--- run.sh ---
#!/bin/bash
# the make line also repeats each setting of config.mk as NAME=value (left out here)
make -C /OpenROAD-flow-scripts/flow DESIGN_CONFIG=/design/flow/config.mk WORK_HOME=/design/flow/orfs CLKGATE_MAP_FILE= finish
--- config.mk ---
export PLATFORM = sky130hd
export DESIGN_NAME = design_5
export DESIGN_NICKNAME = design_5
export VERILOG_FILES = /design/flow/design.v
export SDC_FILE = /design/flow/constraint.sdc
export NUM_CORES = 4
export LEC_CHECK = 0
export CAP_MARGIN = 20
export CORE_MARGIN = 2
export CORE_UTILIZATION = 59
export SLEW_MARGIN = 20
--- constraint.sdc ---
create_clock -name core_clock -period 4.28 [get_ports {CLK}]
set_input_delay 0.8560 -clock core_clock [delete_from_list [all_inputs] [get_ports {CLK}]]
set_output_delay 0.8560 -clock core_clock [all_outputs]
set_load 0.01 [all_outputs]
--- design.v ---
module design_5 #(parameter width = 8, parameter cwidth =4)(
  input [width-1:0] OPA, OPB,
  input CLK, RST, CE, MODE, CIN,
  input [1:0] INP_VALID,
  input [cwidth-1:0] CMD,
  output reg [2*width:0] RES,
  output reg OFLOW,
  output reg COUT,
  output reg G,
  output reg L,
  output reg E,
  output reg ERR
);
reg [2*width:0] temp;
reg [2*width:0] next_RES;
reg next_COUT, next_OFLOW, next_G, next_L, next_E, next_ERR;
localparam CMD_ADD = 4'b0000;
localparam CMD_SUB = 4'b0001;
localparam CMD_ADD_CIN = 4'b0010;
localparam CMD_SUB_CIN = 4'b0011;
localparam CMD_EGL = 4'b1000;
localparam CMD_INC_MUL = 4'b1001;
localparam CMD_SHIFT_MUL = 4'b1010;
localparam CMD_SI_UNSI_ADD = 4'b1011;
localparam CMD_SI_UNSI_SUB = 4'b1100;
localparam CMD_INC_A = 4'b0100;
localparam CMD_DEC_A = 4'b0101;
localparam CMD_INC_B = 4'b0110;
localparam CMD_DEC_B = 4'b0111;
localparam CMD_AND = 4'b0000;
localparam CMD_NAND = 4'b0001;
localparam CMD_OR = 4'b0010;
localparam CMD_NOR = 4'b0011;
localparam CMD_XOR = 4'b0100;
localparam CMD_XNOR = 4'b0101;
localparam CMD_ROL_A_B = 4'b1100;
localparam CMD_ROR_A_B = 4'b1101;
localparam CMD_NOT_A = 4'b0110;
localparam CMD_SHR1_A = 4'b1000;
localparam CMD_SHLI_A = 4'b1001;
localparam CMD_NOT_B = 4'b0111;
localparam CMD_SHR1_B = 4'b1010;
localparam CMD_SHL1_B = 4'b1011;
wire [2:0] amount;
assign amount = OPB[2:0];
always@(posedge CLK or posedge RST)
begin
    if(RST)begin
        next_RES <= 'b0;
        next_COUT <= 1'b0;
        next_OFLOW <= 1'b0;
        next_G <= 1'b0;
        next_E <= 1'b0;
        next_L <= 1'b0;
        next_ERR <= 1'b0;
    end
    else if(CE)
    begin
        if(INP_VALID == 2'b00)
        begin
            next_RES <= 'b0;
            next_COUT <= 1'b0;
            next_OFLOW <= 1'b0;
            next_G <= 1'b0;
            next_E <= 1'b0;
            next_L <= 1'b0;
            next_ERR <= 1'b0;
        end
        else if(INP_VALID ==2'b11)
        begin
            next_RES <= 'b0;
            next_COUT <= 1'b0;
            next_OFLOW <= 1'b0;
            next_G <= 1'b0;
            next_E <= 1'b0;
            next_L <= 1'b0;
            next_ERR <= 1'b0;
            if(MODE)begin
                case(CMD)
                    CMD_ADD:
                    begin
                        temp = OPA + OPB;
                        next_RES <= temp;
                        next_COUT <= temp[width];
                    end
                    CMD_SUB:
                    begin
                        next_OFLOW <= (OPA<OPB)?1'b1:1'b0;
                        next_RES <= OPA-OPB;
                    end
                    CMD_ADD_CIN:
                    begin
                        temp = OPA + OPB + CIN;
                        next_RES <= temp;
                        next_COUT <= temp[width];
                    end
                    CMD_SUB_CIN:
                    begin
                        next_OFLOW <= (OPA<OPB)?1'b1:1'b0;
                        next_RES <= OPA-OPB-CIN;
                    end
                    CMD_EGL:
                    begin
                        next_RES <= 'b0;
                        if(OPA==OPB)
                        begin
                            next_E <= 1'b1;
                            next_G <= 1'b0;
                            next_L <= 1'b0;
                        end
                        else if(OPA>OPB)
                        begin
                            next_E <= 1'b0;
                            next_G <= 1'b1;
                            next_L <= 1'b0;
                        end
                        else
                        begin
                            next_E <= 1'b0;
                            next_G <= 1'b0;
                            next_L <= 1'b1;
                        end
                    end
                    CMD_INC_MUL:
                    begin
                        temp = (OPA+1) * (OPB+1);
                        next_RES <= temp;
                        next_COUT <= temp[2*width];
                    end
                    CMD_SHIFT_MUL:
                    begin
                        temp =(OPA<<1)*OPB;
                        next_RES <= temp;
                        next_COUT <= temp[2*width];
                    end
                    CMD_SI_UNSI_ADD:
                    begin
                        temp = $signed(OPA) + $signed(OPB);
                        next_RES <= temp;
                        next_COUT <= temp[width];
                        next_OFLOW <= ((OPA[width-1] == OPB[width-1]) && (temp[width-1] != OPA[width-1])) ? 1'b1 : 1'b0;
                        if($signed(OPA)==$signed(OPB))
                        begin
                            next_E <= 1'b1;
                            next_G <= 1'b0;
                            next_L <= 1'b0;
                        end
                        else if($signed(OPA)>$signed(OPB))
                        begin
                            next_E <= 1'b0;
                            next_G <= 1'b1;
                            next_L <= 1'b0;
                        end
                        else
                        begin
                            next_E <= 1'b0;
                            next_G <= 1'b0;
                            next_L <= 1'b1;
                        end
                    end
                    CMD_SI_UNSI_SUB:
                    begin
                        temp = $signed(OPA) - $signed(OPB);
                        next_RES<= temp;
                        next_COUT <= temp[width];
                       next_OFLOW <= ((OPA[width-1] != OPB[width-1]) && (temp[width-1] != OPA[width-1])) ? 1'b1 : 1'b0;
                        if($signed(OPA) == $signed(OPB))
                        begin
                            next_E <= 1'b1;
                            next_G <= 1'b0;
                            next_L <= 1'b0;
                        end
                        else if($signed(OPA) > $signed(OPB))
                        begin
                            next_E <= 1'b0;
                            next_G <= 1'b1;
                            next_L <= 1'b0;
                        end
                        else
                        begin
                            next_E <= 1'b0;
                            next_G <= 1'b0;
                            next_L <= 1'b1;
                        end
                    end
                    default:
                    begin
                        next_RES <= 'b0;
                        next_COUT <= 1'b0;
                        next_OFLOW <= 1'b0;
                        next_G <= 1'b0;
                        next_E <= 1'b0;
                        next_L <= 1'b0;
                        next_ERR <= 1'b0;
                    end
                endcase
            end
            else begin
                case(CMD)
                    CMD_AND:next_RES <= {{width*2-(width-1){1'b0}},OPA&OPB};
                    CMD_NAND:next_RES <= {{width*2-(width-1){1'b0}},~(OPA&OPB)};
                    CMD_OR:next_RES <= {{width*2-(width-1){1'b0}},OPA|OPB};
                    CMD_NOR:next_RES <= {{width*2-(width-1){1'b0}},~(OPA|OPB)};
                    CMD_XOR:next_RES <= {{width*2-(width-1){1'b0}},OPA^OPB};
                    CMD_XNOR:next_RES <= {{width*2-(width-1){1'b0}},~(OPA^OPB)};
                    CMD_ROL_A_B:
                    begin
                        if (amount == 0)
                            next_RES <= {{width*2-(width-1){1'b0}}, OPA};
                        else
                            next_RES <= {{width*2-(width){1'b0}}, (OPA << amount) | (OPA >> (width - amount))};
                        next_ERR <= (width > 3 && |OPB[width-1:3]) ? 1'b1 : 1'b0;
                    end
                    CMD_ROR_A_B:
                    begin
                        if (amount == 0)
                            next_RES <= {{width*2-(width-1){1'b0}}, OPA};
                        else
                            next_RES <= {{width*2-(width-1){1'b0}}, (OPA >> amount) | (OPA << (width - amount))};
                        next_ERR <= (width > 3 && |OPB[width-1:3]) ? 1'b1 : 1'b0;
                    end
                    default:
                    begin
                        next_RES <='b0;
                        next_COUT <= 1'b0;
                        next_OFLOW <= 1'b0;
                        next_G <= 1'b0;
                        next_E <= 1'b0;
                        next_L <= 1'b0;
                        next_ERR <= 1'b0;
                    end
                endcase
            end
        end
        else if(INP_VALID == 2'b01)
        begin
            next_RES <=  'b0;
            next_COUT <= 1'b0;
            next_OFLOW <= 1'b0;
            next_G <= 1'b0;
            next_E <= 1'b0;
            next_L <= 1'b0;
            next_ERR <= 1'b0;
            if(MODE)begin
                case(CMD)
                    CMD_INC_A:next_RES <= OPA+1;
                    CMD_DEC_A:next_RES <= OPA-1;
                    default:
                    begin
                        next_RES <= 'b0;
                        next_COUT <= 1'b0;
                        next_OFLOW <= 1'b0;
                        next_G <= 1'b0;
                        next_E <= 1'b0;
                        next_L <= 1'b0;
                        next_ERR <= 1'b0;
                    end
                endcase
            end
            else begin
                case(CMD)
                    CMD_NOT_A:next_RES <= {{width*2-(width-1){1'b0}},~OPA};
                    CMD_SHR1_A:next_RES <= {{width*2-(width-1){1'b0}},OPA>>1};
                    CMD_SHLI_A:next_RES <= {{width*2-(width-1){1'b0}},OPA<<1};
                    default:
                    begin
                        next_RES <= 'b0;
                        next_COUT <= 1'b0;
                        next_OFLOW <= 1'b0;
                        next_G <= 1'b0;
                        next_E <= 1'b0;
                        next_L <= 1'b0;
                        next_ERR <= 1'b0;
                    end
                endcase
            end
        end
        else if(INP_VALID == 2'b10)
            begin
                next_RES <= 'b0;
                next_COUT <= 1'b0;
                next_OFLOW <= 1'b0;
                next_G <= 1'b0;
                next_E <= 1'b0;
                next_L <= 1'b0;
                next_ERR <= 1'b0;
                if(MODE) begin
                    case(CMD)
                        CMD_INC_B: next_RES <= OPB + 1;
                        CMD_DEC_B: next_RES <= OPB - 1;
                        default:
                        begin
                            next_RES <= 'b0;
                            next_COUT <= 1'b0;
                            next_OFLOW <= 1'b0;
                            next_G <= 1'b0;
                            next_E <= 1'b0;
                            next_L <= 1'b0;
                            next_ERR <= 1'b0;
                        end
                    endcase
                end
                else begin
                    case(CMD)
                        CMD_NOT_B:next_RES <= {{width*2-(width-1){1'b0}},~OPB};
                        CMD_SHR1_B:next_RES <= {{width*2-(width-1){1'b0}},OPB>>1};
                        CMD_SHL1_B:next_RES <= {{width*2-(width-1){1'b0}},OPB<<1};
                        default:
                        begin
                            next_RES <= 'b0;
                            next_COUT <= 1'b0;
                            next_OFLOW <= 1'b0;
                            next_G <= 1'b0;
                            next_E <= 1'b0;
                            next_L <= 1'b0;
                            next_ERR <= 1'b0;
                        end
                    endcase
                end
        end
    end
end
always @(posedge CLK or posedge RST) begin
    if(RST) begin
        RES <= 'b0;
        COUT <= 1'b0;
        OFLOW <= 1'b0;
        G <= 1'b0;
        E <= 1'b0;
        L <= 1'b0;
        ERR <= 1'b0;
    end else if (CE) begin
        RES <= next_RES;
        COUT <= next_COUT;
        OFLOW <= next_OFLOW;
        G <= next_G;
        L <= next_L;
        E <= next_E;
        ERR <= next_ERR;
    end
end
endmodule
==> flow_metrics.tcl, run 1 <==
# place-and-route summary
set metrics [dict create \
    status "finished with violations" \
    so_faults "negative setup slack" \
    synth.cellmix.compoundShare 0.213 \
    max_freq_mhz 179 \
    synth.cellmix.simpleShare 0.196 \
    antenna_violating_nets_post_route 0 \
    grt_pass1_wl_um 69000 \
    synth.distinct_cells 104 \
    ys_chip_area_um2 11300 \
    sequentialPower_mw 0.501 \
    cts_tree "yes" \
    root_buffer "clkbuf_16" \
    worstSetupPathDepth 22 \
    clock_h_tree_levels 2 \
    critical_path.startpoint "OPB[3]" \
    synth_top_area_share 0.154 \
    whs_endpoint "next_RES[5]" \
    first_global_vias 12700 \
    critPathMostFrequentCell "fa_1" \
    power_clock_mw 0.413 \
    worst_r2r_endpoint "next_RES[0]" \
    top_area_cell "fa_1" \
    critical_path.n_buffers_inverters 6 \
    p_switching_mw 2.74 \
    place_ws_ps -2180 \
    count_of_library_flops_with_an_enable_pin 0 \
    critical_path.max_fanout 3 \
    chip_area_um2 20300 \
    pin_count 50 \
    final.setup.worst_slack_ps -1320 \
    hpwl_dp_um 34900 \
    path_cells "clkbuf_4, buf_6, nand3_4, buf_6, nor4_4, nand2_1, fa_1, inv_1, fa_1, fa_1, inv_1, fa_1, inv_2, ha_4, or3_4, o21ai_2, a21oi_2, a21oi_2, mux2i_2, nor4b_4, o31a_1, o32ai_2" \
    tool_warnings 54 \
    synth_warnings 1 \
    fp_nets 1626 \
    timing.hold.worst.start "next_RES[5]" \
    clkPwrFrac 0.073 \
    antenna_found_initial 1 \
    residual_drc_count 0 \
    grt_start_max_net_pins 47 \
    final.hold.worst_slack_ps 503 \
    synthCells 1401 \
    power_switching_share 0.482 \
    worst_hold_path.num_cells 1 \
    worstSetupStartpointType "input port" \
    die_y_um 142 \
    top_cells_by_count "inv_1, nor2_1, ha_1, nand2_1, fa_1" \
    synth-adder-area-share 0.277 \
    drtIter0Drc 1429 \
    cts_hold_buf 0 \
    largest_voltage_drop_on_the_vdd_net_mv 0.366 \
    critical_path.reg2reg.startpoint "next_RES[0]" \
    worst_path_max_stage_delay_ps 550 \
    dr_wl_met3_um 4800 \
    combinationalPowerShare 0.839 \
    clock_sinks 46 \
    cts_buffer_depth 2 \
    period_needed_ps 5600 \
    asyncSetResetFlopFracSynth 1.00 \
    layout.filler_cells 1199 \
    slew_violations 0 \
    cp_top_family "adder cells" \
    core_region_area_um2 18800 \
    endpoint "next_COUT" \
    worst-r2r-cell-count 4 \
    final_hold_viol_count 0 \
    fp_util 0.602 \
    finalClockSkew_ps 8.02 \
    postSynth.topFlopCell "dfrtp_1" \
    cp_slowest_cell "fa_1" \
    ys_seq_share 0.102 \
    global_route.usage.total 0.443 \
    yosys-mux-area-fraction 0.0541 \
    detail_route.vias_per_cell 6.55 \
    top_consumer "combinational logic" \
    multiInputGateArea_um2 9990 \
    leakage_power_summed_over_all_cells_nw 7.24 \
    power_per_standard_cell_area_nw_per_um2 373 \
    route.detailed.wl_per_inst_um 23.8 \
    cts_made_buffers 5 \
    worstPathArrival_ps 5740 \
    footprint_of_the_flip_flops_and_latches_um2 1150 \
    hp-class "register to register" \
    finalClockPeriodUsage 1.31 \
    top_layer_used "met4" \
    rows 50 \
    dr_wl_met2_um 20700 \
    port_buffers 49 \
    power.share.sequential 0.088 \
    yosys_register_bits 46 \
    rrSetupSlack_ps 3140 \
    setup_violations 14 \
    die_outline_width_um 142 \
    grt_setup_unrepaired "yes" \
    detail_route.wirelength_um 46100 \
    final_nets 1925 \
    clock_insertion_delay_worst_skew_ps 290 \
    routabilityCongestion 1.07 \
    via_count 12700 \
    timing_worst_setup_path_type "input port to register" \
    path_clk_slew_ps 60 \
    setup.worst_path.end_class "register" \
    comb-power_mw 4.78 \
    syn_to_final_growth_pct 35.1 \
    synthTopLogicFamily "adder cells" \
    met1_length_um 17300 \
    synth_area_um2 11300 \
    finalSetupTns_ps -14400 \
    drt_pre_antenna_iters 7 \
    timing_worst_slew_pin_value_ps 960 \
    xor_area_frac 0.0635 \
    internal_power_component_mw 2.95 \
    synth.yosys.num_cells 1401 \
    maxCapViolations 0 \
    grt_overflow 0 \
    netlist_top_cells_area "fa_1, ha_1, dfrtp_1" \
    timing.critical_path.required_ps 4420 \
    yosys.cell_count.top_type "inv_1" \
    relSlewSlack 0.358 \
    avgSynthCellArea_um2 8.06 \
]
## repair_timing
item | CTS | global route
setup buffers | 26 | 12
gates resized | 155 | 56
endpoints found under the setup margin | 15 | 15
pin swaps | 93 | 80
cloned | 0 | 0
## metrics by stage
step                utilization  total power, mW  instances  instance area [um^2]
global placement          0.752             4.27       1891                 14100
detailed placement        0.752             4.33       1891                 14100
floorplan                     -             2.77       1401                 11700
finish                    0.813             5.69       1936                 15300
global route              0.813             5.98       1936                 15300
CTS                       0.796             5.12       1925                 14900
## routing by layer
metal  GRT usage  vias to the layer above
met5           0                        -
met4       0.224                        0
met3      0.0787                      259
met2       0.717                      839
met1       0.571                     6103
li1            -                     5489
## final cells by class
cell class                 count  area share
antenna                        1    0.000164
tap                          234      0.0192
timing repair buffer         372       0.198
clock inverter                 1    0.000574
multi-input combinational   1109       0.655
clock buffer                   7      0.0100
sequential                    46      0.0755
inverter                     166      0.0421
==> run 2: changes to the inputs <==
ABC_AREA = 1   (was default)
CELL_PAD_IN_SITES_DETAIL_PLACEMENT = 0   (was default)
CORE_ASPECT_RATIO = 0.97   (was default)
CORE_UTILIZATION = 72   (was 59)
CTS_CLUSTER_DIAMETER = 234   (was default)
GPL_ROUTABILITY_DRIVEN = 0   (was default)
GPL_TIMING_DRIVEN = 1   (was default)
HOLD_SLACK_MARGIN = -0.08   (was default)
MAX_ROUTING_LAYER = met5   (was default)
PLACE_DENSITY_LB_ADDON = 0.3   (was default)
SETUP_SLACK_MARGIN = -0.55   (was default)
SLEW_MARGIN = 40   (was 20)
TNS_END_PERCENT = 80   (was default)
clock period = 6.98 ns   (was 4.28 ns; I/O delays follow)
==> flow_metrics.tcl, run 2 <==
# place-and-route summary
set metrics [dict create \
    synth.cellmix.compoundShare 0.130 \
    residual_drc_count 0 \
    port_buffers 49 \
    place_ws_ps -2.12 \
    status "no timing/DRC/antenna violations" \
    power_clock_mw 0.275 \
    ys_chip_area_um2 11100 \
    asyncSetResetFlopFracSynth 1.00 \
    cp_top_family "adder cells" \
    synth_warnings 1 \
    critPathMostFrequentCell "nand2_1" \
    cp_slowest_cell "clkdlybuf4s50_1" \
    cts_tree "yes" \
    finalClockPeriodUsage 0.980 \
    cts_made_buffers 5 \
    synth.yosys.num_cells 1790 \
    worstSetupStartpointType "input port" \
    critical_path.n_buffers_inverters 6 \
    slew_violations 0 \
    synth_area_um2 11100 \
    post_layout_nonfiller_instances 2043 \
    critical_path.reg2reg.startpoint "L" \
    cts.repair.resized 0 \
    clock_sinks 46 \
    timing_worst_slew_pin_value_ps 950 \
    top_consumer "combinational logic" \
    power_switching_share 0.533 \
    critical_path.startpoint "OPA[1]" \
    core_region_area_um2 15000 \
    die_outline_width_um 130 \
    first_global_vias 12400 \
    global_route.usage.total 0.479 \
    detail_route.vias_per_cell 6.27 \
    p_switching_mw 1.17 \
    whs_endpoint "RES[10]" \
    postSynth.topFlopCell "dfrtp_1" \
    hpwl_dp_um 29200 \
    ys_seq_share 0.104 \
    worst_r2r_endpoint "L" \
    grt_pass1_wl_um 61300 \
    clock_h_tree_levels 2 \
    pin_count 50 \
    xor_area_frac 0.00870 \
    maxCapViolations 0 \
    yosys.cell_count.top_type "nand2_1" \
    final.setup.worst_slack_ps 141 \
    synthTopLogicFamily "simple AND/OR/NAND/NOR gates" \
    combinationalPowerShare 0.737 \
    synthCells 1790 \
    die_y_um 126 \
    max_freq_mhz 146 \
    timing.critical_path.required_ps 7160 \
    clock_insertion_delay_worst_skew_ps 300 \
    post-cts-setup-buffer-count 0 \
    setup_violations 0 \
    synth-adder-area-share 0.283 \
    sequentialPower_mw 0.304 \
    relSlewSlack 0.367 \
    internal_power_component_mw 1.03 \
    antenna_found_initial 2 \
    setup.worst_path.end_class "register" \
    rows 44 \
    path_clk_slew_ps 60 \
    layout.filler_cells 1147 \
    finalClockSkew_ps 2.91 \
    route.detailed.wl_per_inst_um 18.4 \
    antenna_cells 0 \
    cts_buffer_depth 2 \
    netlist_top_cells_area "nand2_1, fa_1, ha_1" \
    antenna_violating_nets_post_route 0 \
    chip_area_um2 16400 \
    fp_nets 2015 \
    dp_cells 2035 \
    path_cells "clkdlybuf4s50_1, buf_4, inv_1, ha_1, inv_1, nor2_1, fa_1, fa_1, fa_1, inv_1, fa_1, inv_1, ha_1, nand2_1, a21oi_1, o21ai_0, nand3_1, nand3b_1, nand3_1, nand3b_1, nand2_1, nand2_1, nand2_1, nand2_1" \
    worst_hold_path.num_cells 2 \
    top_cells_by_count "nand2_1, inv_1, nor2_1, nand3_1, ha_1" \
    final_nets 2060 \
    final_hold_viol_count 0 \
    grt_start_max_net_pins 47 \
    cts_hold_buf 0 \
    worstSetupPathDepth 24 \
    root_buffer "clkbuf_16" \
    synth_top_area_share 0.194 \
    timing_worst_setup_path_type "input port to register" \
    rrSetupSlack_ps 6270 \
    largest_voltage_drop_on_the_vdd_net_mv 0.211 \
    clkPwrFrac 0.125 \
    critical_path.max_fanout 10 \
    count_of_library_flops_with_an_enable_pin 0 \
    drt_pre_antenna_iters 9 \
    yosys-mux-area-fraction 0 \
    power_per_standard_cell_area_nw_per_um2 182 \
    leakage_power_summed_over_all_cells_nw 6.68 \
    endpoint "next_RES[16]" \
    top_area_cell "nand2_1" \
    avgSynthCellArea_um2 6.18 \
    hp-class "register to register" \
    power.share.sequential 0.138 \
    worstPathArrival_ps 7020 \
    worst-r2r-cell-count 2 \
    period_needed_ps 6840 \
    finalSetupTns_ps 0 \
    drtIter0Drc 2277 \
    tool_warnings 49 \
    syn_to_final_growth_pct 8.87 \
    yosys_register_bits 46 \
    grt_overflow 0 \
    timing.hold.worst.start "RES[10]" \
    fp_util 0.737 \
    synth.cellmix.simpleShare 0.347 \
    via_count 12800 \
    worst_path_max_stage_delay_ps 590 \
    detail_route.wirelength_um 37600 \
    comb-power_mw 1.62 \
    synth.distinct_cells 43 \
]
==> run 2: stage by stage <==
| step | hold slack [ps] | power (mW) | area [um^2] | util |
|---|---|---|---|---|
| after floorplan | 446 | 1.46 | 11100 | - |
| after global placement | 454 | 1.80 | 11900 | 0.790 |
| after detailed placement | 457 | 1.86 | 11900 | 0.790 |
| after CTS | 473 | 2.14 | 12000 | 0.801 |
| after global routing | 500 | 2.41 | 12100 | 0.802 |
| final | 467 | 2.20 | 12100 | 0.802 |
==> run 2: final cells by class <==
class,count,area [um^2],share of cell area
multi-input combinational,1385,8520,0.707
sequential,46,1150,0.0955
inverter,303,1140,0.0946
timing repair buffer,94,818,0.0679
tap,207,259,0.0215
clock buffer,5,125,0.0104
clock inverter,3,43.8,0.00363
==> run 2: layer usage <==
metal,GRT usage,wire [um]
met3,0.199,5740
met2,0.682,15400
met1,0.592,13200
met4,0.317,3160
met5,0,49
==> run 3: changes to the inputs <==
ABC_AREA = default   (was 1)
CELL_PAD_IN_SITES_DETAIL_PLACEMENT = default   (was 0)
CORE_ASPECT_RATIO = default   (was 0.97)
CTS_CLUSTER_DIAMETER = default   (was 234)
GPL_ROUTABILITY_DRIVEN = default   (was 0)
GPL_TIMING_DRIVEN = default   (was 1)
HOLD_SLACK_MARGIN = default   (was -0.08)
MAX_ROUTING_LAYER = default   (was met5)
PLACE_DENSITY_LB_ADDON = 0.0   (was 0.3)
SETUP_SLACK_MARGIN = default   (was -0.55)
SLEW_MARGIN = 20   (was 40)
TNS_END_PERCENT = default   (was 80)
clock period = 5.89 ns   (was 6.98 ns; I/O delays follow)
==> flow_metrics.tcl, run 3 <==
# implementation run metrics
set metrics [dict create \
    synthCells 1401 \
    synth-adder-area-share 0.277 \
    fp_nets 1626 \
    root_buffer "clkbuf_16" \
    pin_count 50 \
    cts_buffer_depth 2 \
    top_cells_by_count "inv_1, nor2_1, ha_1, nand2_1, fa_1" \
    synth_warnings 1 \
    chip_area_um2 16700 \
    rows 45 \
    top_area_cell "fa_1" \
    ys_chip_area_um2 11300 \
    postSynth.topFlopCell "dfrtp_1" \
    port_buffers 49 \
    grt_overflow 84 \
    synthTopLogicFamily "adder cells" \
    synth.cellmix.simpleShare 0.196 \
    cts_made_buffers 5 \
    stop_stage "global routing" \
    yosys.cell_count.top_type "inv_1" \
    avgSynthCellArea_um2 8.06 \
    place_ws_ps -995 \
    count_of_library_flops_with_an_enable_pin 0 \
    yosys_register_bits 46 \
    status "aborted with a tool error" \
    asyncSetResetFlopFracSynth 1.00 \
    synth.yosys.num_cells 1401 \
    synth.cellmix.compoundShare 0.213 \
    flow.first_error "[ERROR GRT-0116] Global routing finished with congestion. Check the congestion regions in the DRC Viewer." \
    die_y_um 129 \
    synth_top_area_share 0.154 \
    ys_seq_share 0.102 \
    netlist_top_cells_area "fa_1, ha_1, dfrtp_1" \
    synth_area_um2 11300 \
    xor_area_frac 0.0635 \
    fp_util 0.740 \
    die_outline_width_um 129 \
    yosys-mux-area-fraction 0.0541 \
    hpwl_dp_um 34700 \
    clock_h_tree_levels 2 \
    synth.distinct_cells 104 \
    routabilityCongestion 1.06 \
    detailed_place.area_um2 13100 \
    global_route.usage.total 0.706 \
    cts_hold_buf 0 \
    core_region_area_um2 15300 \
    clock_sinks 46 \
]
-- run 3: what timing repair did --
action / CTS
gates resized: 127
pin swaps: 38
endpoints found under the setup margin: 13
setup buffers: 34
-- run 3: per-stage QoR --
step | std cells | TNS (ps)
CTS | 1804 | 0
detailed placement | 1762 | -9840
global placement | 1762 | -7050
floorplan | 1401 | 0
-- run 3: per-layer routing --
layer	overflow	GRT usage
met1	0	0.742
met2	43	0.912
met3	1	0.493
met4	39	0.660
met5	1	0.0971
==> run 4: changes to the inputs <==
ABC_AREA = 1   (was default)
CELL_PAD_IN_SITES_DETAIL_PLACEMENT = 0   (was default)
CELL_PAD_IN_SITES_GLOBAL_PLACEMENT = 3   (was default)
CORE_ASPECT_RATIO = 0.75   (was default)
CORE_MARGIN = 5   (was 2)
CORE_UTILIZATION = 46   (was 72)
CTS_CLUSTER_DIAMETER = 131   (was default)
CTS_CLUSTER_SIZE = 64   (was default)
GPL_ROUTABILITY_DRIVEN = 0   (was default)
GPL_TIMING_DRIVEN = 1   (was default)
HOLD_SLACK_MARGIN = -0.08   (was default)
MAX_ROUTING_LAYER = met4   (was default)
MIN_ROUTING_LAYER = met2   (was default)
PLACE_DENSITY = 0.56   (was default)
PLACE_DENSITY_LB_ADDON = default   (was 0.0)
SLEW_MARGIN = 40   (was 20)
TNS_END_PERCENT = 40   (was default)
clock period = 8.75 ns   (was 5.89 ns; I/O delays follow)
==> flow_metrics.tcl, run 4 <==
# implementation run metrics
set metrics [dict create \
    die_y_um 144 \
    asyncSetResetFlopFracSynth 1.00 \
    stop_stage "global placement without I/O" \
    yosys-mux-area-fraction 0 \
    synthCells 1790 \
    avgSynthCellArea_um2 6.18 \
    die_outline_width_um 189 \
    synth_top_area_share 0.194 \
    synth.distinct_cells 43 \
    synth.cellmix.simpleShare 0.347 \
    synth-adder-area-share 0.283 \
    ys_seq_share 0.104 \
    flow.first_error "[ERROR GPL-0301] Utilization 113.575 % exceeds 100%." \
    netlist_top_cells_area "nand2_1, fa_1, ha_1" \
    yosys.cell_count.top_type "nand2_1" \
    top_area_cell "nand2_1" \
    synth.cellmix.compoundShare 0.130 \
    yosys_register_bits 46 \
    synth_area_um2 11100 \
    status "aborted with a tool error" \
    synth.yosys.num_cells 1790 \
    synthTopLogicFamily "simple AND/OR/NAND/NOR gates" \
    chip_area_um2 27300 \
    postSynth.topFlopCell "dfrtp_1" \
    fp_nets 2015 \
    count_of_library_flops_with_an_enable_pin 0 \
    top_cells_by_count "nand2_1, inv_1, nor2_1, nand3_1, ha_1" \
    rows 49 \
    synth_warnings 1 \
    xor_area_frac 0.00870 \
    ys_chip_area_um2 11100 \
    fp_util 0.464 \
    core_region_area_um2 23800 \
]
==> run 5: changes to the inputs <==
CELL_PAD_IN_SITES_DETAIL_PLACEMENT = default   (was 0)
CELL_PAD_IN_SITES_GLOBAL_PLACEMENT = default   (was 3)
CORE_ASPECT_RATIO = default   (was 0.75)
CORE_MARGIN = 2   (was 5)
CORE_UTILIZATION = 72   (was 46)
CTS_CLUSTER_DIAMETER = 168   (was 131)
CTS_CLUSTER_SIZE = 100   (was 64)
GPL_ROUTABILITY_DRIVEN = default   (was 0)
GPL_TIMING_DRIVEN = default   (was 1)
HOLD_SLACK_MARGIN = default   (was -0.08)
MAX_ROUTING_LAYER = default   (was met4)
MIN_ROUTING_LAYER = default   (was met2)
PLACE_DENSITY = default   (was 0.56)
SLEW_MARGIN = 20   (was 40)
TNS_END_PERCENT = 10   (was 40)
clock period = 5.65 ns   (was 8.75 ns; I/O delays follow)
==> flow_metrics.tcl, run 5 <==
# implementation run metrics
set metrics [dict create \
    synth.distinct_cells 43 \
    stop_stage "global routing" \
    fp_nets 2015 \
    pin_count 50 \
    clock_sinks 46 \
    die_y_um 128 \
    postSynth.topFlopCell "dfrtp_1" \
    avgSynthCellArea_um2 6.18 \
    ys_seq_share 0.104 \
    cts_buffer_depth 2 \
    asyncSetResetFlopFracSynth 1.00 \
    core_region_area_um2 15100 \
    top_cells_by_count "nand2_1, inv_1, nor2_1, nand3_1, ha_1" \
    fp_util 0.734 \
    count_of_library_flops_with_an_enable_pin 0 \
    synth_warnings 1 \
    clock_h_tree_levels 2 \
    rows 45 \
    die_outline_width_um 128 \
    yosys.cell_count.top_type "nand2_1" \
    synth.cellmix.simpleShare 0.347 \
    synthCells 1790 \
    status "aborted with a tool error" \
    hpwl_dp_um 31200 \
    port_buffers 49 \
    synth-adder-area-share 0.283 \
    synth_top_area_share 0.194 \
    grt_overflow 8 \
    synth_area_um2 11100 \
    place_ws_ps -951 \
    global_route.usage.total 0.760 \
    ys_chip_area_um2 11100 \
    routabilityCongestion 1.18 \
    flow.first_error "[ERROR GRT-0232] Routing congestion too high. Check the congestion heatmap in the GUI." \
    cts_made_buffers 5 \
    netlist_top_cells_area "nand2_1, fa_1, ha_1" \
    top_area_cell "nand2_1" \
    root_buffer "clkbuf_16" \
    cts_hold_buf 0 \
    synth.cellmix.compoundShare 0.130 \
    yosys_register_bits 46 \
    synth.yosys.num_cells 1790 \
    xor_area_frac 0.00870 \
    yosys-mux-area-fraction 0 \
    chip_area_um2 16400 \
    synthTopLogicFamily "simple AND/OR/NAND/NOR gates" \
]
-- run 5: stage by stage --
step	power [mW]	utilization	instance area (um^2)	cells
after floorplan	1.84	-	11100	1790
after global placement	2.58	0.843	12700	2129
after detailed placement	2.69	0.843	12700	2129
after CTS	3.15	0.871	13100	2140
-- run 5: metal layers --
| layer | GRT overflow | global-route usage |
|---|---|---|
| met4 | 4 | 0.739 |
| met5 | 0 | 0.316 |
| met2 | 4 | 0.923 |
| met3 | 0 | 0.586 |
| met1 | 0 | 0.779 |
-- run 5: repair_timing --
item / in CTS
endpoints found under the setup margin: 13
pin swaps: 22
resized: 92
buffers inserted: 3
==> run 6: changes to the inputs <==
CTS_CLUSTER_DIAMETER = default   (was 168)
CTS_CLUSTER_SIZE = 95   (was 100)
PLACE_DENSITY = 0.39   (was default)
clock period = 4.36 ns   (was 5.65 ns; I/O delays follow)
==> flow_metrics.tcl, run 6 <==
# implementation run metrics
set metrics [dict create \
    place_ws_ps -1870 \
    grt_overflow 192 \
    detailed_place.area_um2 13300 \
    stop_stage "global routing" \
    synth-adder-area-share 0.283 \
    synth_area_um2 11100 \
    cts_hold_buf 0 \
    count_of_library_flops_with_an_enable_pin 0 \
    pin_count 50 \
    hpwl_dp_um 34800 \
    top_cells_by_count "nand2_1, inv_1, nor2_1, nand3_1, ha_1" \
    xor_area_frac 0.00870 \
    ys_seq_share 0.104 \
    fp_util 0.734 \
    status "aborted with a tool error" \
    root_buffer "clkbuf_16" \
    chip_area_um2 16400 \
    routabilityCongestion 1.14 \
    asyncSetResetFlopFracSynth 1.00 \
    synth.distinct_cells 43 \
    cts_made_buffers 5 \
    dp_cells 2171 \
    postSynth.topFlopCell "dfrtp_1" \
    avgSynthCellArea_um2 6.18 \
    synth.yosys.num_cells 1790 \
    fp_nets 2015 \
    global_route.usage.total 0.802 \
    cts_buffer_depth 2 \
    rows 45 \
    netlist_top_cells_area "nand2_1, fa_1, ha_1" \
    clock_h_tree_levels 2 \
    synthTopLogicFamily "simple AND/OR/NAND/NOR gates" \
    synthCells 1790 \
    flow.first_error "[ERROR GRT-0116] Global routing finished with congestion. Check the congestion regions in the DRC Viewer." \
    top_area_cell "nand2_1" \
    port_buffers 49 \
    synth.cellmix.compoundShare 0.130 \
    yosys_register_bits 46 \
    synth.cellmix.simpleShare 0.347 \
    ys_chip_area_um2 11100 \
    die_outline_width_um 128 \
    die_y_um 128 \
    clock_sinks 46 \
    yosys-mux-area-fraction 0 \
    core_region_area_um2 15100 \
    yosys.cell_count.top_type "nand2_1" \
    synth_warnings 1 \
    synth_top_area_share 0.194 \
]
## run 6: routing by layer
| metal | overflow | global-route usage |
|---|---|---|
| met1 | 1 | 0.775 |
| met2 | 104 | 0.978 |
| met3 | 3 | 0.626 |
| met4 | 83 | 0.885 |
| met5 | 1 | 0.297 |
## run 6: through the flow
stage | setup TNS (ps) | power [mW] | util
global placement | -20030 | 3.65 | 0.880
detailed placement | -22990 | 3.92 | 0.880
CTS | -9940 | 4.86 | 0.924
floorplan | -7290 | 2.59 | -
## run 6: repair_timing
item | 4_1_cts
gates resized | 163
buffers inserted | 14
endpoints found under the setup margin | 15
pin swaps | 63
cloned | 0
==> run 7: changes to the inputs <==
ABC_AREA = default   (was 1)
CORE_UTILIZATION = 40   (was 72)
CTS_CLUSTER_SIZE = default   (was 95)
PLACE_DENSITY = default   (was 0.39)
TNS_END_PERCENT = default   (was 10)
clock period = 13.1 ns   (was 4.36 ns; I/O delays follow)
==> flow_metrics.tcl, run 7 <==
# place-and-route summary
set metrics [dict create \
    status "no timing/DRC/antenna violations" \
    power_clock_mw 0.122 \
    clock_sinks 46 \
    yosys-mux-area-fraction 0.0541 \
    synth.cellmix.compoundShare 0.213 \
    internal_power_component_mw 0.600 \
    residual_drc_count 0 \
    cts_hold_buf 0 \
    design_area_um2 12200 \
    slew_violations 0 \
    drtIter0Drc 1217 \
    worstSetupPathDepth 23 \
    first_global_vias 10500 \
    setup.worst_path.end_class "register" \
    synthTopLogicFamily "adder cells" \
    netlist_top_cells_area "fa_1, ha_1, dfrtp_1" \
    critical_path.n_buffers_inverters 5 \
    path_cells "clkdlybuf4s50_1, buf_4, ha_1, nand3_1, nor2_1, xnor2_1, nand2b_1, fa_1, fa_1, inv_1, fa_1, inv_1, fa_1, inv_1, ha_1, or2_2, a21oi_1, nor3_1, nor3_1, nor3_1, xor2_1, a221oi_2, o21ai_2" \
    power.share.sequential 0.130 \
    timing.hold.worst.start "next_RES[11]" \
    route.detailed.wl_per_inst_um 22.3 \
    pin_count 50 \
    port_buffers 49 \
    max_freq_mhz 114 \
    synth_warnings 1 \
    hp-class "register to register" \
    finalClockPeriodUsage 0.668 \
    antenna_cells 0 \
    synth.distinct_cells 104 \
    worst-r2r-cell-count 4 \
    setup_violations 0 \
    grt_pass1_wl_um 61800 \
    critical_path.startpoint "OPB[0]" \
    final_nets 1628 \
    post-cts-setup-buffer-count 0 \
    drt_pre_antenna_iters 6 \
    clock_h_tree_levels 2 \
    rows 61 \
    cp_slowest_cell "fa_1" \
    count_of_library_flops_with_an_enable_pin 0 \
    ys_chip_area_um2 11300 \
    top_consumer "combinational logic" \
    die_outline_width_um 172 \
    finalClockSkew_ps 3.87 \
    final_hold_viol_count 0 \
    asyncSetResetFlopFracSynth 1.00 \
    largest_voltage_drop_on_the_vdd_net_mv 0.0545 \
    grt_start_max_net_pins 50 \
    ys_seq_share 0.102 \
    antenna_found_initial 0 \
    combinationalPowerShare 0.773 \
    cts_buffer_depth 2 \
    worst_hold_path.num_cells 2 \
    timing_worst_slew_pin_value_ps 954 \
    die_y_um 172 \
    antenna_violating_nets_post_route 0 \
    maxCapViolations 0 \
    cts_made_buffers 5 \
    worstSetupStartpointType "input port" \
    yosys.cell_count.top_type "inv_1" \
    synth.cellmix.simpleShare 0.196 \
    postSynth.topFlopCell "dfrtp_1" \
    global_route.usage.total 0.272 \
    tool_warnings 49 \
    cp_top_family "adder cells" \
    hpwl_dp_um 31000 \
    leakage_power_summed_over_all_cells_nw 5.51 \
    fp_nets 1626 \
    sequentialPower_mw 0.162 \
    detail_route.vias_per_cell 6.03 \
    power_switching_share 0.521 \
    root_buffer "clkbuf_16" \
    syn_to_final_growth_pct 7.64 \
    grt_overflow 0 \
    path_clk_slew_ps 60 \
    clkPwrFrac 0.097 \
    via_count 10700 \
    synthCells 1401 \
    synth.yosys.num_cells 1401 \
    core_region_area_um2 27800 \
    finalSetupTns_ps 0 \
    layout.filler_cells 2859 \
    final.hold.worst_slack_ps 496 \
    whs_endpoint "next_RES[11]" \
    critical_path.reg2reg.startpoint "next_RES[0]" \
    routabilityCongestion 0.984 \
    top_cells_by_count "inv_1, nor2_1, ha_1, nand2_1, fa_1" \
    worst_r2r_endpoint "next_RES[0]" \
    top_area_cell "fa_1" \
    p_switching_mw 0.652 \
    synth_top_area_share 0.154 \
    detail_route.wirelength_um 39800 \
    power_per_standard_cell_area_nw_per_um2 103 \
    cts_tree "yes" \
    synth-adder-area-share 0.277 \
    p_total_mw 1.25 \
    timing_worst_setup_path_type "input port to register" \
    chip_area_um2 29600 \
    worstPathArrival_ps 8930 \
    critical_path.max_fanout 43 \
    yosys_register_bits 46 \
    grt_setup_unrepaired "no" \
    clock_insertion_delay_worst_skew_ps 280 \
    fp_util 0.406 \
    synth_area_um2 11300 \
    cts.repair.resized 0 \
    timing.critical_path.required_ps 13270 \
    rrSetupSlack_ps 12060 \
    critPathMostFrequentCell "fa_1" \
    relSlewSlack 0.363 \
    xor_area_frac 0.0635 \
    avgSynthCellArea_um2 8.06 \
    worst_path_max_stage_delay_ps 540 \
    period_needed_ps 8760 \
    detailed_place.area_um2 12000 \
    comb-power_mw 0.968 \
    endpoint "next_RES[15]" \
]
run 7: final cells by class:
cell class	instances	area (um^2)	area share
clock buffer	6	139	0.0114
inverter	166	623	0.0513
timing repair buffer	75	681	0.0560
tap	378	473	0.0389
multi-input combinational	1109	9080	0.748
sequential	46	1150	0.0947
run 7: per-layer routing:
layer	track usage	routed length (um)	vias up
met5	0	0	-
met4	0.0979	1560	0
met3	0.0634	4100	109
met2	0.408	16800	546
met1	0.382	17300	5181
li1	-	-	4893
run 7: stage by stage:
| stage | std cells | utilization | worst slack, ps |
|---|---|---|---|
| floorplan | 1401 | - | 5090 |
| global placement | 1774 | 0.432 | 4250 |
| detailed placement | 1774 | 0.432 | 4140 |
| CTS | 1780 | 0.437 | 4420 |
| global route | 1780 | 0.437 | 3980 |
| finish | 1780 | 0.437 | 4340 |
==> run 8: changes to the inputs <==
CELL_PAD_IN_SITES_DETAIL_PLACEMENT = 0   (was default)
CORE_UTILIZATION = 68   (was 40)
CTS_CLUSTER_DIAMETER = 31   (was default)
CTS_CLUSTER_SIZE = 33   (was default)
GPL_ROUTABILITY_DRIVEN = 1   (was default)
GPL_TIMING_DRIVEN = 1   (was default)
HOLD_SLACK_MARGIN = -0.08   (was default)
MAX_ROUTING_LAYER = met5   (was default)
SETUP_SLACK_MARGIN = -0.12   (was default)
SLEW_MARGIN = 40   (was 20)
TNS_END_PERCENT = 80   (was default)
clock period = 6.37 ns   (was 13.1 ns; I/O delays follow)
==> flow_metrics.tcl, run 8 <==
# place-and-route summary
set metrics [dict create \
    status "finished with violations" \
    so_faults "negative setup slack" \
    chip_area_um2 17600 \
    endpoint "next_RES[14]" \
    layout.filler_cells 960 \
    pin_count 50 \
    period_needed_ps 6770 \
    critical_path.n_buffers_inverters 7 \
    timing.critical_path.required_ps 6540 \
    max_freq_mhz 148 \
    rows 47 \
    worst_path_max_stage_delay_ps 570 \
    rrSetupSlack_ps 5110 \
    setup.worst_path.end_class "register" \
    synth.yosys.num_cells 1401 \
    cp_top_family "adder cells" \
    die_outline_width_um 133 \
    dr_wl_met3_um 7650 \
    route.detailed.wl_per_inst_um 28.1 \
    sequentialPower_mw 0.341 \
    residual_drc_count 0 \
    core_region_area_um2 16400 \
    synth_top_area_share 0.154 \
    port_buffers 49 \
    drtIter0Drc 2814 \
    cts_tree "yes" \
    synth_area_um2 11300 \
    dr_wl_met2_um 20400 \
    timing.hold.worst.start "next_RES[9]" \
    comb-power_mw 2.69 \
    critical_path.startpoint "OPB[6]" \
    p_switching_mw 1.73 \
    asyncSetResetFlopFracSynth 1.00 \
    count_of_library_flops_with_an_enable_pin 0 \
    timing_worst_setup_path_type "input port to register" \
    via_count 13300 \
    yosys_register_bits 46 \
    grt_overflow 0 \
    fp_nets 1626 \
    clock_sinks 46 \
    postSynth.topFlopCell "dfrtp_1" \
    xor_area_frac 0.0635 \
    power_switching_share 0.521 \
    power.share.sequential 0.103 \
    detail_route.vias_per_cell 7.44 \
    synth.distinct_cells 104 \
    top_layer_used "met5" \
    grt_pass1_wl_um 68400 \
    yosys.cell_count.top_type "inv_1" \
    clkPwrFrac 0.086 \
    hp-class "register to register" \
    power_clock_mw 0.284 \
    die_y_um 133 \
    drt_pre_antenna_iters 13 \
    worstPathArrival_ps 6940 \
    worstSetupPathDepth 22 \
    tool_warnings 51 \
    antenna_violating_nets_post_route 0 \
    finalClockPeriodUsage 1.06 \
    final_nets 1782 \
    synth_warnings 1 \
    routabilityCongestion 1.05 \
    avgSynthCellArea_um2 8.06 \
    worst-r2r-cell-count 4 \
    netlist_top_cells_area "fa_1, ha_1, dfrtp_1" \
    finalClockSkew_ps 11.2 \
    relSlewSlack 0.334 \
    critical_path.max_fanout 5 \
    timing_worst_slew_pin_value_ps 994 \
    whs_endpoint "next_RES[9]" \
    worst_hold_path.num_cells 2 \
    grt_start_max_net_pins 50 \
    largest_voltage_drop_on_the_vdd_net_mv 0.474 \
    leakage_power_summed_over_all_cells_nw 6.38 \
    hpwl_dp_um 32500 \
    internal_power_component_mw 1.59 \
    path_clk_slew_ps 70 \
    clock_h_tree_levels 2 \
    cts_buffer_depth 2 \
    path_cells "clkdlybuf4s50_1, inv_2, nor4_4, xnor2_2, nand2b_4, fa_1, fa_1, inv_1, fa_1, inv_1, fa_1, inv_1, ha_4, buf_4, o211ai_1, a21oi_2, buf_4, a21oi_2, o21ai_0, xnor2_1, a221oi_2, o21ai_1" \
    synth.cellmix.simpleShare 0.196 \
    ys_chip_area_um2 11300 \
    cts_made_buffers 5 \
    met1_length_um 15700 \
    final_hold_viol_count 0 \
    post_layout_nonfiller_instances 1782 \
    synth.cellmix.compoundShare 0.213 \
    fp_util 0.688 \
    final.setup.worst_slack_ps -396 \
    clock_insertion_delay_worst_skew_ps 300 \
    global_route.usage.total 0.500 \
    critical_path.reg2reg.startpoint "next_RES[0]" \
    dp_cells 1765 \
    top_consumer "combinational logic" \
    syn_to_final_growth_pct 19.3 \
    worstSetupStartpointType "input port" \
    top_cells_by_count "inv_1, nor2_1, ha_1, nand2_1, fa_1" \
    first_global_vias 12400 \
    synthCells 1401 \
    synthTopLogicFamily "adder cells" \
    ys_seq_share 0.102 \
    top_area_cell "fa_1" \
    slew_violations 0 \
    setup_violations 10 \
    yosys-mux-area-fraction 0.0541 \
    synth-adder-area-share 0.277 \
    finalSetupTns_ps -2030 \
    maxCapViolations 0 \
    worst_r2r_endpoint "next_RES[0]" \
    critPathMostFrequentCell "fa_1" \
    cp_slowest_cell "fa_1" \
    combinationalPowerShare 0.811 \
    power_per_standard_cell_area_nw_per_um2 246 \
    detail_route.wirelength_um 50200 \
    root_buffer "clkbuf_16" \
    antenna_found_initial 5 \
]
-- run 8: per-layer routing --
| layer | up-vias | global-route usage |
|---|---|---|
| met1 | 5972 | 0.589 |
| met3 | 635 | 0.151 |
| met4 | 4 | 0.349 |
| met2 | 1424 | 0.783 |
| li1 | 5220 | - |
| met5 | - | 0 |
-- run 8: what timing repair did --
| action | in CTS | in global routing |
|---|---|---|
| endpoints found under the setup margin | 10 | 10 |
| pin swaps | 12 | 15 |
| hold endpoints to repair | 0 | 0 |
| hold buffers | 0 | 0 |
| setup buffers | 3 | 2 |
| gates resized | 43 | 52 |
-- run 8: metrics by stage --
step	power [mW]	worst slack (ps)	utilization	area, um^2	hold slack (ps)
global placement	2.47	-483	0.788	12900	481
floorplan	1.71	-63.4	-	11300	449
detailed placement	2.56	-741	0.789	12900	483
CTS	2.88	-105	0.809	13300	498
finish	3.31	-396	0.821	13500	499
global route	3.45	-840	0.821	13500	519
-- run 8: cell type report --
type / count / area [um^2] / share of cell area
diodes: 4 / 10.0 / 0.000743
clock buffers: 5 / 125 / 0.00929
clock inverters: 3 / 21.3 / 0.00158
inverters: 166 / 626 / 0.0464
multi-input cells: 1109 / 9440 / 0.701
flip-flops and latches: 46 / 1150 / 0.0854
well taps: 220 / 275 / 0.0204
repair buffers: 229 / 1820 / 0.135
==> run 9: changes to the inputs <==
ABC_AREA = 1   (was default)
CORE_UTILIZATION = 66   (was 68)
CTS_CLUSTER_SIZE = 71   (was 33)
clock period = 5.42 ns   (was 6.37 ns; I/O delays follow)
==> flow_metrics.tcl, run 9 <==
# implementation run metrics
set metrics [dict create \
    ys_chip_area_um2 11100 \
    synth.cellmix.simpleShare 0.347 \
    port_buffers 49 \
    xor_area_frac 0.00870 \
    pin_count 50 \
    synth.distinct_cells 43 \
    synth.yosys.num_cells 1790 \
    cts_made_buffers 5 \
    die_y_um 134 \
    synth_top_area_share 0.194 \
    fp_nets 2015 \
    core_region_area_um2 16500 \
    flow.first_error "[ERROR GRT-0232] Routing congestion too high. Check the congestion heatmap in the GUI." \
    top_area_cell "nand2_1" \
    synth_warnings 1 \
    postSynth.topFlopCell "dfrtp_1" \
    top_cells_by_count "nand2_1, inv_1, nor2_1, nand3_1, ha_1" \
    global_route.usage.total 0.695 \
    root_buffer "clkbuf_16" \
    stop_stage "global routing" \
    synth_area_um2 11100 \
    netlist_top_cells_area "nand2_1, fa_1, ha_1" \
    clock_h_tree_levels 2 \
    avgSynthCellArea_um2 6.18 \
    count_of_library_flops_with_an_enable_pin 0 \
    hpwl_dp_um 32600 \
    synth-adder-area-share 0.283 \
    synthCells 1790 \
    ys_seq_share 0.104 \
    clock_sinks 46 \
    fp_util 0.672 \
    rows 47 \
    grt_overflow 3 \
    status "aborted with a tool error" \
    cts_hold_buf 0 \
    detailed_place.area_um2 12900 \
    asyncSetResetFlopFracSynth 1.00 \
    yosys_register_bits 46 \
    synth.cellmix.compoundShare 0.130 \
    cts_buffer_depth 2 \
    yosys.cell_count.top_type "nand2_1" \
    die_outline_width_um 134 \
    chip_area_um2 17800 \
    routabilityCongestion 1.05 \
    synthTopLogicFamily "simple AND/OR/NAND/NOR gates" \
    yosys-mux-area-fraction 0 \
]
==> run 9: timing repair <==
action / 4_1_cts
pin swaps: 30
cloned: 0
gates resized: 103
endpoints found under the setup margin: 13
setup buffers: 16
==> run 9: per-stage QoR <==
step           hold slack (ps)  power [mW]  setup WS (ps)  cells  setup TNS [ps]
2_1_floorplan              446        1.94           -108   1790            -522
3_3_place_gp               454        2.79           -831   2170           -9310
3_5_place_dp               459        2.89          -1010   2170          -11260
4_1_cts                    480        3.43           -118   2194            -783
==> run 9: metal layers <==
layer,GRT overflow,global-route usage
met4,2,0.650
met1,0,0.709
met2,1,0.873
met3,0,0.538
met5,0,0.183
==> run 10: changes to the inputs <==
ABC_AREA = default   (was 1)
CAP_MARGIN = 15   (was 20)
CELL_PAD_IN_SITES_DETAIL_PLACEMENT = default   (was 0)
CELL_PAD_IN_SITES_GLOBAL_PLACEMENT = 3   (was default)
CORE_UTILIZATION = 17   (was 66)
CTS_CLUSTER_DIAMETER = default   (was 31)
CTS_CLUSTER_SIZE = default   (was 71)
GPL_ROUTABILITY_DRIVEN = 0   (was 1)
GPL_TIMING_DRIVEN = 0   (was 1)
HOLD_SLACK_MARGIN = default   (was -0.08)
MAX_ROUTING_LAYER = default   (was met5)
SETUP_SLACK_MARGIN = default   (was -0.12)
SLEW_MARGIN = 20   (was 40)
TNS_END_PERCENT = default   (was 80)
clock period = 8.0 ns   (was 5.42 ns; I/O delays follow)
==> flow_metrics.tcl, run 10 <==
# place-and-route summary
set metrics [dict create \
    yosys.cell_count.top_type "inv_1" \
    path_clk_slew_ps 60 \
    critical_path.max_fanout 10 \
    finalClockSkew_ps 4.33 \
    synth.distinct_cells 104 \
    yosys-mux-area-fraction 0.0541 \
    timing.hold.worst.start "next_RES[9]" \
    root_buffer "clkbuf_16" \
    grt_pass1_wl_um 80300 \
    largest_voltage_drop_on_the_vdd_net_mv 0.0715 \
    cts_tree "yes" \
    endpoint "next_RES[16]" \
    timing_worst_slew_pin_value_ps 1180 \
    worst_path_max_stage_delay_ps 540 \
    residual_drc_count 0 \
    synth.cellmix.simpleShare 0.196 \
    design_area_um2 13200 \
    layout.filler_cells 7381 \
    fp_nets 1626 \
    comb-power_mw 1.67 \
    internal_power_component_mw 1.00 \
    grt_setup_unrepaired "no" \
    route.detailed.wl_per_inst_um 23.7 \
    power_switching_share 0.531 \
    p_switching_mw 1.13 \
    antenna_cells 0 \
    hp-class "register to register" \
    synth.cellmix.compoundShare 0.213 \
    detail_route.vias_per_cell 4.64 \
    top_cells_by_count "inv_1, nor2_1, ha_1, nand2_1, fa_1" \
    yosys_register_bits 46 \
    detailed_place.area_um2 12900 \
    top_consumer "combinational logic" \
    netlist_top_cells_area "fa_1, ha_1, dfrtp_1" \
    period_needed_ps 7790 \
    critical_path.n_buffers_inverters 7 \
    xor_area_frac 0.0635 \
    whs_endpoint "next_RES[9]" \
    worstSetupPathDepth 22 \
    setup_violations 0 \
    footprint_of_the_flip_flops_and_latches_um2 1150 \
    synth_warnings 1 \
    die_y_um 262 \
    via_count 10800 \
    worst_hold_path.num_cells 2 \
    maxCapViolations 0 \
    antenna_found_initial 1 \
    global_route.usage.total 0.161 \
    pin_count 50 \
    cts_buffer_depth 2 \
    status "no timing/DRC/antenna violations" \
    port_buffers 49 \
    worst-r2r-cell-count 4 \
    drt_pre_antenna_iters 5 \
    detail_route.wirelength_um 55100 \
    ys_chip_area_um2 11300 \
    critical_path.reg2reg.startpoint "next_RES[0]" \
    clock_insertion_delay_worst_skew_ps 280 \
    clock_sinks 46 \
    synth-adder-area-share 0.277 \
    max_freq_mhz 128 \
    asyncSetResetFlopFracSynth 1.00 \
    finalSetupTns_ps 0 \
    power_clock_mw 0.196 \
    synthCells 1401 \
    setup.worst_path.end_class "register" \
    drtIter0Drc 819 \
    synth_area_um2 11300 \
    postSynth.topFlopCell "dfrtp_1" \
    top_area_cell "fa_1" \
    cp_slowest_cell "fa_1" \
    ys_seq_share 0.102 \
    core_region_area_um2 65700 \
    worstSetupStartpointType "input port" \
    power_per_standard_cell_area_nw_per_um2 161 \
    clkPwrFrac 0.092 \
    synth_top_area_share 0.154 \
    combinationalPowerShare 0.784 \
    synth.yosys.num_cells 1401 \
    leakage_power_summed_over_all_cells_nw 5.76 \
    rows 94 \
    hpwl_dp_um 45400 \
    critPathMostFrequentCell "fa_1" \
    timing.critical_path.required_ps 8170 \
    fp_util 0.172 \
    tool_warnings 49 \
    slew_violations 0 \
    relSlewSlack 0.203 \
    grt_overflow 0 \
    final_hold_viol_count 0 \
    chip_area_um2 68500 \
    worstPathArrival_ps 7970 \
    synthTopLogicFamily "adder cells" \
    multiInputGateArea_um2 9240 \
    cts_made_buffers 5 \
    path_cells "clkdlybuf4s50_1, buf_2, clkbuf_2, buf_2, xnor2_1, or2_2, fa_1, inv_1, fa_1, ha_1, inv_1, fa_1, inv_1, fa_1, a211o_1, o211ai_1, a21oi_1, a21oi_1, mux2i_1, nor4b_2, a21oi_1, a211o_1" \
    die_outline_width_um 262 \
    cp_top_family "adder cells" \
    critical_path.startpoint "OPB[2]" \
    grt_start_max_net_pins 28 \
    power.share.sequential 0.125 \
    sequentialPower_mw 0.266 \
    final_nets 1686 \
    rrSetupSlack_ps 6800 \
    first_global_vias 11000 \
    antenna_violating_nets_post_route 0 \
    p_total_mw 2.14 \
    clock_h_tree_levels 2 \
    finish.utilization 0.201 \
    worst_r2r_endpoint "next_RES[0]" \
    timing_worst_setup_path_type "input port to register" \
    syn_to_final_growth_pct 17.3 \
    avgSynthCellArea_um2 8.06 \
    finalClockPeriodUsage 0.974 \
    count_of_library_flops_with_an_enable_pin 0 \
]
run 10: metal layers:
layer	track usage	vias to the layer above	routed length, um
met5	0	-	13
met4	0.0497	2	1800
met3	0.0169	64	2850
met2	0.253	359	24100
met1	0.230	5347	26400
li1	-	5016	-
run 10: per-stage QoR:
step                hold slack (ps)  std cells  setup slack (ps)
detailed placement              487       2315             -1620
CTS                             502       2320              28.2
floorplan                       449       1401              1010
global route                    521       2325              9.52
global placement                483       2314             -1710
finish                          497       2325               207
run 10: repair_timing:
action | in CTS | in global routing
pin swaps | 0 | 1
hold buffers | 0 | 0
endpoints found under the setup margin | 14 | 5
gates resized | 36 | 22
buffers inserted | 1 | 5
run 10: cell type report:
type,instances,area share
clock inverters,2,0.000756
plain buffers,77,0.0334
multi-input cells,1109,0.698
flip-flops and latches,46,0.0869
inverters,166,0.0482
well taps,864,0.0816
repair buffers,56,0.0417
clock buffers,5,0.00945
==> run 11: changes to the inputs <==
ABC_AREA = 1   (was default)
CAP_MARGIN = 20   (was 15)
CELL_PAD_IN_SITES_DETAIL_PLACEMENT = 0   (was default)
CELL_PAD_IN_SITES_GLOBAL_PLACEMENT = default   (was 3)
CORE_ASPECT_RATIO = 1.03   (was default)
HOLD_SLACK_MARGIN = -0.08   (was default)
MAX_ROUTING_LAYER = met4   (was default)
MIN_ROUTING_LAYER = met2   (was default)
PLACE_DENSITY = 0.37   (was default)
SETUP_SLACK_MARGIN = -0.55   (was default)
SLEW_MARGIN = 35   (was 20)
TNS_END_PERCENT = 40   (was default)
clock period = 8.75 ns   (was 8.0 ns; I/O delays follow)
==> flow_metrics.tcl, run 11 <==
# place-and-route summary
set metrics [dict create \
    status "finished with violations" \
    so_faults "design-rule violations, negative setup slack" \
    final.setup.worst_slack_ps -66.8 \
    finalClockPeriodUsage 1.01 \
    synthCells 1790 \
    synthTopLogicFamily "simple AND/OR/NAND/NOR gates" \
    worst_hold_path.num_cells 2 \
    grt_pass1_wl_um 78200 \
    avgSynthCellArea_um2 6.18 \
    detail_route.vias_per_cell 6.20 \
    finalClockSkew_ps 4.33 \
    whs_endpoint "RES[15]" \
    tool_warnings 49 \
    critical_path.reg2reg.startpoint "G" \
    rrSetupSlack_ps 8040 \
    cts_buffer_depth 2 \
    top_area_cell "nand2_1" \
    cts_made_buffers 5 \
    cts_hold_buf 0 \
    timing_worst_slew_pin_value_ps 956 \
    chip_area_um2 67200 \
    netlist_top_cells_area "nand2_1, fa_1, ha_1" \
    synth.yosys.num_cells 1790 \
    critical_path.n_buffers_inverters 9 \
    worstPathArrival_ps 9000 \
    synth.cellmix.compoundShare 0.130 \
    grt_start_max_net_pins 46 \
    endpoint "next_RES[12]" \
    drt_pre_antenna_iters 55 \
    postSynth.topFlopCell "dfrtp_1" \
    synth.distinct_cells 43 \
    power_switching_share 0.552 \
    combinationalPowerShare 0.745 \
    clkPwrFrac 0.124 \
    clock_h_tree_levels 2 \
    met1_length_um 0 \
    top_layer_used "met4" \
    ys_chip_area_um2 11100 \
    top_consumer "combinational logic" \
    cp_top_family "buffers and inverters" \
    critical_path.startpoint "OPB[0]" \
    worst-r2r-cell-count 2 \
    pin_count 50 \
    top_cells_by_count "nand2_1, inv_1, nor2_1, nand3_1, ha_1" \
    detail_route.wirelength_um 50600 \
    synth_warnings 1 \
    largest_voltage_drop_on_the_vdd_net_mv 0.0790 \
    fp_util 0.173 \
    finish.utilization 0.201 \
    power_clock_mw 0.227 \
    via_count 16900 \
    hp-class "register to register" \
    antenna_violating_nets_post_route 0 \
    final_hold_viol_count 0 \
    dr_wl_met3_um 21500 \
    grt_overflow 0 \
    cts.repair.resized 0 \
    ys_seq_share 0.104 \
    drtIter0Drc 3385 \
    asyncSetResetFlopFracSynth 1.00 \
    synth.cellmix.simpleShare 0.347 \
    count_of_library_flops_with_an_enable_pin 0 \
    antenna_found_initial 3 \
    yosys_register_bits 46 \
    worst_path_max_stage_delay_ps 750 \
    path_clk_slew_ps 70 \
    maxCapViolations 0 \
    synth_area_um2 11100 \
    timing_worst_setup_path_type "input port to register" \
    final_nets 2070 \
    route.detailed.wl_per_inst_um 18.6 \
    rows 94 \
    synth_top_area_share 0.194 \
    worstSetupPathDepth 28 \
    worstSetupStartpointType "input port" \
    timing.critical_path.required_ps 8940 \
    cts_tree "yes" \
    post_layout_nonfiller_instances 2724 \
    synth-adder-area-share 0.283 \
    root_buffer "clkbuf_16" \
    dr_wl_met2_um 24700 \
    p_switching_mw 1.01 \
    first_global_vias 18600 \
    clock_insertion_delay_worst_skew_ps 290 \
    critical_path.max_fanout 12 \
    final.hold.worst_slack_ps 471 \
    power_per_standard_cell_area_nw_per_um2 142 \
    setup_violations 1 \
    critPathMostFrequentCell "nand2_1" \
    xor_area_frac 0.00870 \
    cp_slowest_cell "buf_1" \
    power.share.sequential 0.131 \
    syn_to_final_growth_pct 16.3 \
    clock_sinks 46 \
    yosys-mux-area-fraction 0 \
    hpwl_dp_um 39700 \
    max_freq_mhz 113 \
    residual_drc_count 4 \
    port_buffers 47 \
    leakage_power_summed_over_all_cells_nw 6.64 \
    fp_nets 2015 \
    core_region_area_um2 64100 \
    timing.hold.worst.start "RES[15]" \
    sequentialPower_mw 0.239 \
    internal_power_component_mw 0.821 \
    die_y_um 263 \
    setup.worst_path.end_class "register" \
    comb-power_mw 1.36 \
    post-cts-setup-buffer-count 0 \
    global_route.usage.total 0.242 \
    worst_r2r_endpoint "G" \
    relSlewSlack 0.363 \
    period_needed_ps 8820 \
    dp_cells 2702 \
    slew_violations 0 \
    die_outline_width_um 255 \
    yosys.cell_count.top_type "nand2_1" \
]
[run 11: layer usage]
layer  GRT usage  vias up
li1            -     5759
met1           -     6003
met3       0.317      536
met4      0.0364        0
met5           -        -
met2       0.280     4603
[run 11: area by class of cell]
class | count | area [um^2]
Clock inverter | 3 | 48.8
Tap cell | 864 | 1080
Timing Repair Buffer | 48 | 498
Clock buffer | 5 | 125
Fill cell | 7407 | 51200
Sequential cell | 46 | 1150
Inverter | 303 | 1140
Antenna cell | 14 | 35.0
Multi-Input combinational cell | 1385 | 8510
Buffer | 56 | 282
[run 11: metrics by stage]
stage	setup TNS, ps	power (mW)	setup slack [ps]	cell area (um^2)
finish	-66.8	1.83	-66.8	12900
global route	-2060	2.05	-498	12900
CTS	0	1.80	159	12800
detailed placement	-152	1.56	-152	12700
global placement	-228	1.56	-228	12600
floorplan	0	1.17	2120	11100
==> run 12: changes to the inputs <==
CAP_MARGIN = 10   (was 20)
CELL_PAD_IN_SITES_DETAIL_PLACEMENT = default   (was 0)
CELL_PAD_IN_SITES_GLOBAL_PLACEMENT = 3   (was default)
CORE_ASPECT_RATIO = 0.58   (was 1.03)
CORE_MARGIN = 8   (was 2)
CTS_CLUSTER_DIAMETER = 207   (was default)
CTS_CLUSTER_SIZE = 77   (was default)
HOLD_SLACK_MARGIN = 0.16   (was -0.08)
MAX_ROUTING_LAYER = default   (was met4)
PLACE_DENSITY = default   (was 0.37)
PLACE_DENSITY_LB_ADDON = 0.29   (was default)
SETUP_SLACK_MARGIN = default   (was -0.55)
SLEW_MARGIN = 5   (was 35)
TNS_END_PERCENT = 5   (was 40)
clock period = 8.0 ns   (was 8.75 ns; I/O delays follow)
==> flow_metrics.tcl, run 12 <==
# place-and-route summary
set metrics [dict create \
    status "no timing/DRC/antenna violations" \
    maxCapViolations 0 \
    cp_slowest_cell "clkdlybuf4s50_1" \
    critical_path.max_fanout 9 \
    ys_chip_area_um2 11100 \
    power_switching_share 0.588 \
    cts_tree "yes" \
    period_needed_ps 7620 \
    timing_worst_setup_path_type "input port to register" \
    antenna_found_initial 6 \
    synth_warnings 1 \
    max_freq_mhz 131 \
    rows 71 \
    worstPathArrival_ps 7810 \
    tool_warnings 49 \
    critical_path.n_buffers_inverters 6 \
    antenna_violating_nets_post_route 0 \
    synth_area_um2 11100 \
    yosys-mux-area-fraction 0 \
    power_clock_mw 0.247 \
    worst_hold_path.num_cells 2 \
    top_consumer "combinational logic" \
    xor_area_frac 0.00870 \
    sequentialPower_mw 0.262 \
    residual_drc_count 0 \
    synth.distinct_cells 43 \
    synth.yosys.num_cells 1790 \
    detail_route.wirelength_um 63600 \
    worst_r2r_endpoint "OFLOW" \
    cts_hold_buf 0 \
    top_cells_by_count "nand2_1, inv_1, nor2_1, nand3_1, ha_1" \
    synth-adder-area-share 0.283 \
    timing.hold.worst.start "RES[7]" \
    pin_count 50 \
    worstSetupStartpointType "input port" \
    post_layout_nonfiller_instances 2734 \
    drtIter0Drc 2361 \
    endpoint "next_RES[9]" \
    comb-power_mw 1.72 \
    root_buffer "clkbuf_16" \
    footprint_of_the_flip_flops_and_latches_um2 1150 \
    clkPwrFrac 0.111 \
    synth.cellmix.compoundShare 0.130 \
    grt_setup_unrepaired "no" \
    worst_path_max_stage_delay_ps 900 \
    via_count 17200 \
    whs_endpoint "RES[7]" \
    detail_route.vias_per_cell 6.29 \
    combinationalPowerShare 0.771 \
    yosys_register_bits 46 \
    p_total_mw 2.23 \
    internal_power_component_mw 0.917 \
    path_clk_slew_ps 70 \
    critical_path.startpoint "OPA[6]" \
    dp_cells 2714 \
    cp_top_family "adder cells" \
    largest_voltage_drop_on_the_vdd_net_mv 0.149 \
    worst-r2r-cell-count 2 \
    finalClockSkew_ps 5.63 \
    netlist_top_cells_area "nand2_1, fa_1, ha_1" \
    setup.worst_path.end_class "register" \
    yosys.cell_count.top_type "nand2_1" \
    timing.critical_path.required_ps 8190 \
    ys_seq_share 0.104 \
    grt_start_max_net_pins 38 \
    syn_to_final_growth_pct 17.8 \
    power_per_standard_cell_area_nw_per_um2 171 \
    route.detailed.wl_per_inst_um 23.3 \
    p_switching_mw 1.31 \
    slew_violations 0 \
    relSlewSlack 0.290 \
    timing_worst_slew_pin_value_ps 1060 \
    critical_path.reg2reg.startpoint "OFLOW" \
    finalClockPeriodUsage 0.952 \
    global_route.usage.total 0.257 \
    power.share.sequential 0.118 \
    place_ws_ps -988 \
    avgSynthCellArea_um2 6.18 \
    clock_sinks 46 \
    grt_pass1_wl_um 91000 \
    final.setup.worst_slack_ps 384 \
    hp-class "register to register" \
    synth.cellmix.simpleShare 0.347 \
    synth_top_area_share 0.194 \
    port_buffers 47 \
    clock_h_tree_levels 2 \
    drt_pre_antenna_iters 6 \
    hpwl_dp_um 50500 \
    die_y_um 210 \
    final_hold_viol_count 0 \
    cts_made_buffers 5 \
    postSynth.topFlopCell "dfrtp_1" \
    worstSetupPathDepth 27 \
    asyncSetResetFlopFracSynth 1.00 \
    fp_nets 2015 \
    layout.filler_cells 7517 \
    rrSetupSlack_ps 7310 \
    final_nets 2075 \
    synthCells 1790 \
    synthTopLogicFamily "simple AND/OR/NAND/NOR gates" \
    first_global_vias 19600 \
    count_of_library_flops_with_an_enable_pin 0 \
    cts_buffer_depth 2 \
    critPathMostFrequentCell "nand2_1" \
    setup_violations 0 \
    grt_overflow 0 \
    clock_insertion_delay_worst_skew_ps 300 \
    multiInputGateArea_um2 8600 \
    finish.utilization 0.202 \
    finalSetupTns_ps 0 \
    core_region_area_um2 64600 \
    leakage_power_summed_over_all_cells_nw 6.74 \
    fp_util 0.171 \
    die_outline_width_um 351 \
    top_area_cell "nand2_1" \
    chip_area_um2 73800 \
]
## run 12: final cells by class
cell class,instances,area share
antenna,7,0.00134
buffer,54,0.0222
clock buffer,5,0.00960
clock inverter,3,0.00336
inverter,303,0.0892
multi-input combinational,1385,0.659
sequential,46,0.0883
tap,876,0.0841
timing repair buffer,55,0.0426
## run 12: what timing repair did
item,CTS,global route
resized,4,43
setup buffers,1,6
endpoints found under the hold margin,0,0
setup endpoints to repair,13,12
## run 12: routing by layer
layer,vias up,track usage,share of wire
met2,4975,0.225,0.38
met3,397,0.450,0.54
met5,-,0.223,0.029
met4,60,0.0232,0.047
li1,5763,-,-
met1,6000,-,0
## run 12: per-stage QoR
stage                     hold slack [ps]  area (um^2)
final                                 476        13000
after global routing                  516        13000
after CTS                             475        12800
after detailed placement              459        12700
after global placement                457        12600
after floorplan                       446        11100
Power figures rest on the tool's default switching activity, not on a simulated workload.
